## battleship
module battleship(
input wire clk,
input wire rst,  
input wire ARDUINO_A0,    
input wire ARDUINO_A1,    
input wire ARDUINO_A2,    
input wire ARDUINO_A3,    
output reg ARDUINO_IO0,   
output reg ARDUINO_IO1,   
output reg ARDUINO_IO2,   
output reg ARDUINO_IO6,   
output reg ARDUINO_IO7,   
output reg ARDUINO_IO8,   
output reg ARDUINO_IO9,   
output reg ARDUINO_IO10,  
output reg ARDUINO_IO11,  
output reg ARDUINO_A4,  
output reg ARDUINO_A5,  
output reg PMOD1_D0_P,  
output reg PMOD1_D0_N,  
output reg PMOD1_D1_P,  
output reg PMOD1_D1_N,  
output reg PMOD1_D2_P,  
output reg PMOD1_D2_N,  
output reg PMOD2_D0_P,  
output reg PMOD2_D0_N,  
output reg PMOD2_D1_P,  
output reg PMOD2_D2_P,  
output reg PMOD2_D2_N,  
output reg PMOD2_D3_P,  
output reg ARDUINO_IO3,   
output reg ARDUINO_IO4,   
output reg ARDUINO_IO5    
);
make LEC_CHECK=0 CAP_MARGIN=20 CORE_ASPECT_RATIO=0.9 CORE_MARGIN=9 CORE_UTILIZATION=16 CTS_CLUSTER_DIAMETER=344 CTS_CLUSTER_SIZE=66 GPL_TIMING_DRIVEN=0 MIN_ROUTING_LAYER=met2 PLACE_DENSITY_LB_ADDON=0.22 SETUP_SLACK_MARGIN=1.18 SLEW_MARGIN=20 finish   # period 7.25 ns
run.sh (not shown) runs the stock make flow with config.mk's settings and CLKGATE_MAP_FILE=.
The starting point went through all stages and came out clean.
Next try:
CORE_ASPECT_RATIO = not set   (was 0.9)
CORE_MARGIN = 2   (was 9)
CORE_UTILIZATION = 40   (was 16)
CTS_CLUSTER_DIAMETER = not set   (was 344)
CTS_CLUSTER_SIZE = not set   (was 66)
GPL_TIMING_DRIVEN = not set   (was 0)
MIN_ROUTING_LAYER = not set   (was met2)
PLACE_DENSITY_LB_ADDON = not set   (was 0.22)
SETUP_SLACK_MARGIN = not set   (was 1.18)
clock period = 4.35 ns   (was 7.25 ns; I/O delays follow)
Effect: The new run finished clean. Final area is lower by 5.6%. Routed wire length is lower by 25%. Core utilization is higher by 27 points. Global-route usage is higher by 4.9 points. Total power is higher by 65%. Clock power is higher by 64%. Setup slack is worse by 2.4 ns.
Next try:
ABC_AREA = 1   (was not set)
CORE_UTILIZATION = 64   (was 40)
clock period = 2.91 ns   (was 4.35 ns; I/O delays follow)
The new run completed and failed the layout checks on negative setup slack. Wire length rose by about a fifth. Final cell count rose by about a fifth. Clock skew fell by 0.0070 ns. Cell area rose by roughly a tenth. Worst hold slack hardly moves. Synthesized area rose by a little under a tenth. Setup slack degrades by 0.55 ns. Global-route usage rose by 12 points. Non-clock buffer count rose by 37.
Next try:
ABC_AREA = not set   (was 1)
CORE_UTILIZATION = 40   (was 64)
clock period = 5.0 ns   (was 2.91 ns; I/O delays follow)
Result: The changed run completed with no timing, DRC or antenna violations. Worst setup slack gains 0.76 ns. Cell area shrinks by 11%. Synthesized cell count drops by 23%. Routed wire length fell by 16%. Synthesized area goes down by 7.1%.

---

battleship again, from the RTL that the note above started with.
==> flow/design.v (excerpt) <==
module battleship(
input wire clk,
input wire rst,  
input wire ARDUINO_A0,    
input wire ARDUINO_A1,    
input wire ARDUINO_A2,    
input wire ARDUINO_A3,    
output reg ARDUINO_IO0,   
output reg ARDUINO_IO1,   
output reg ARDUINO_IO2,   
output reg ARDUINO_IO6,   
output reg ARDUINO_IO7,   
output reg ARDUINO_IO8,   
output reg ARDUINO_IO9,   
output reg ARDUINO_IO10,  
output reg ARDUINO_IO11,  
output reg ARDUINO_A4,  
output reg ARDUINO_A5,  
output reg PMOD1_D0_P,  
output reg PMOD1_D0_N,  
output reg PMOD1_D1_P,  
output reg PMOD1_D1_N,  
output reg PMOD1_D2_P,  
output reg PMOD1_D2_N,  
output reg PMOD2_D0_P,  
output reg PMOD2_D0_N,  
output reg PMOD2_D1_P,  
output reg PMOD2_D2_P,  
output reg PMOD2_D2_N,  
output reg PMOD2_D3_P,  
output reg ARDUINO_IO3,   
output reg ARDUINO_IO4,   
output reg ARDUINO_IO5    
);
reg makeBoards;
reg make2DArray;
reg [7:0] playerOneBoard [0:2][0:2];     
reg [1:0] a;  
reg [1:0] b;  
reg [7:0] playerOneSHIPSBoard [0:2][0:2];  
reg [1:0] c;  
reg [1:0] d;  
  ...
==> flow/config.mk <==
export PLATFORM = sky130hd
export DESIGN_NAME = battleship
export DESIGN_NICKNAME = battleship
export VERILOG_FILES = /design/flow/design.v
export SDC_FILE = /design/flow/constraint.sdc
export NUM_CORES = 4
export LEC_CHECK = 0
export ABC_AREA = 1
export CAP_MARGIN = 20
export CELL_PAD_IN_SITES_DETAIL_PLACEMENT = 2
export CELL_PAD_IN_SITES_GLOBAL_PLACEMENT = 3
export CORE_ASPECT_RATIO = 0.71
export CORE_MARGIN = 6
export CORE_UTILIZATION = 42
export GPL_ROUTABILITY_DRIVEN = 0
export GPL_TIMING_DRIVEN = 0
export MIN_ROUTING_LAYER = met1
export PLACE_DENSITY = 0.4
export SLEW_MARGIN = 35
export TNS_END_PERCENT = 35
==> flow/constraint.sdc <==
create_clock -name core_clock -period 4.3 [get_ports {clk}]
set_input_delay 0.8600 -clock core_clock [delete_from_list [all_inputs] [get_ports {clk}]]
set_output_delay 0.8600 -clock core_clock [all_outputs]
set_load 0.01 [all_outputs]
The baseline failed in global placement without I/O.
==> next run, changes <==
- ABC_AREA: 1 -> unset
- CELL_PAD_IN_SITES_DETAIL_PLACEMENT: 2 -> unset
- CORE_ASPECT_RATIO: 0.71 -> unset
- CORE_MARGIN: 6 -> 2
- CORE_UTILIZATION: 42 -> 40
- GPL_ROUTABILITY_DRIVEN: 0 -> unset
- MIN_ROUTING_LAYER: met1 -> unset
- PLACE_DENSITY: 0.4 -> unset
- PLACE_DENSITY_LB_ADDON: unset -> 0.14
Outcome: This time the run finished with timing, DRC and antenna clean; synthesized cell count is lower by 23%; synthesized area is lower by 7.1%; die size is lower by about 12%.
==> next run, changes <==
- CELL_PAD_IN_SITES_GLOBAL_PLACEMENT: 3 -> unset
- CORE_UTILIZATION: 40 -> 29
- GPL_TIMING_DRIVEN: 0 -> unset
- PLACE_DENSITY_LB_ADDON: 0.14 -> unset
- SLEW_MARGIN: 35 -> 20
- TNS_END_PERCENT: 35 -> unset
- clock period: 4.3 -> 7.92 ns (I/O delays scaled with it)
Effect: Design area is about the same. Worst hold slack gets better by 0.0085 ns. Clock skew fell by 0.0042 ns. Cell count rose by a few percent. Sequential share of layout area hardly moves. Clock-buffer cell count rose by 1.
==> next run, changes <==
- CORE_UTILIZATION: 29 -> 71
- clock period: 7.92 -> 4.35 ns (I/O delays scaled with it)
What happened:
- global-route usage grows by 19 points
- wire length decreases by 2.1%
- register-to-register slack degrades by 3.1 ns
- worst setup slack got worse by 3.1 ns
Power figures rest on the tool's default switching activity, not on a simulated workload.
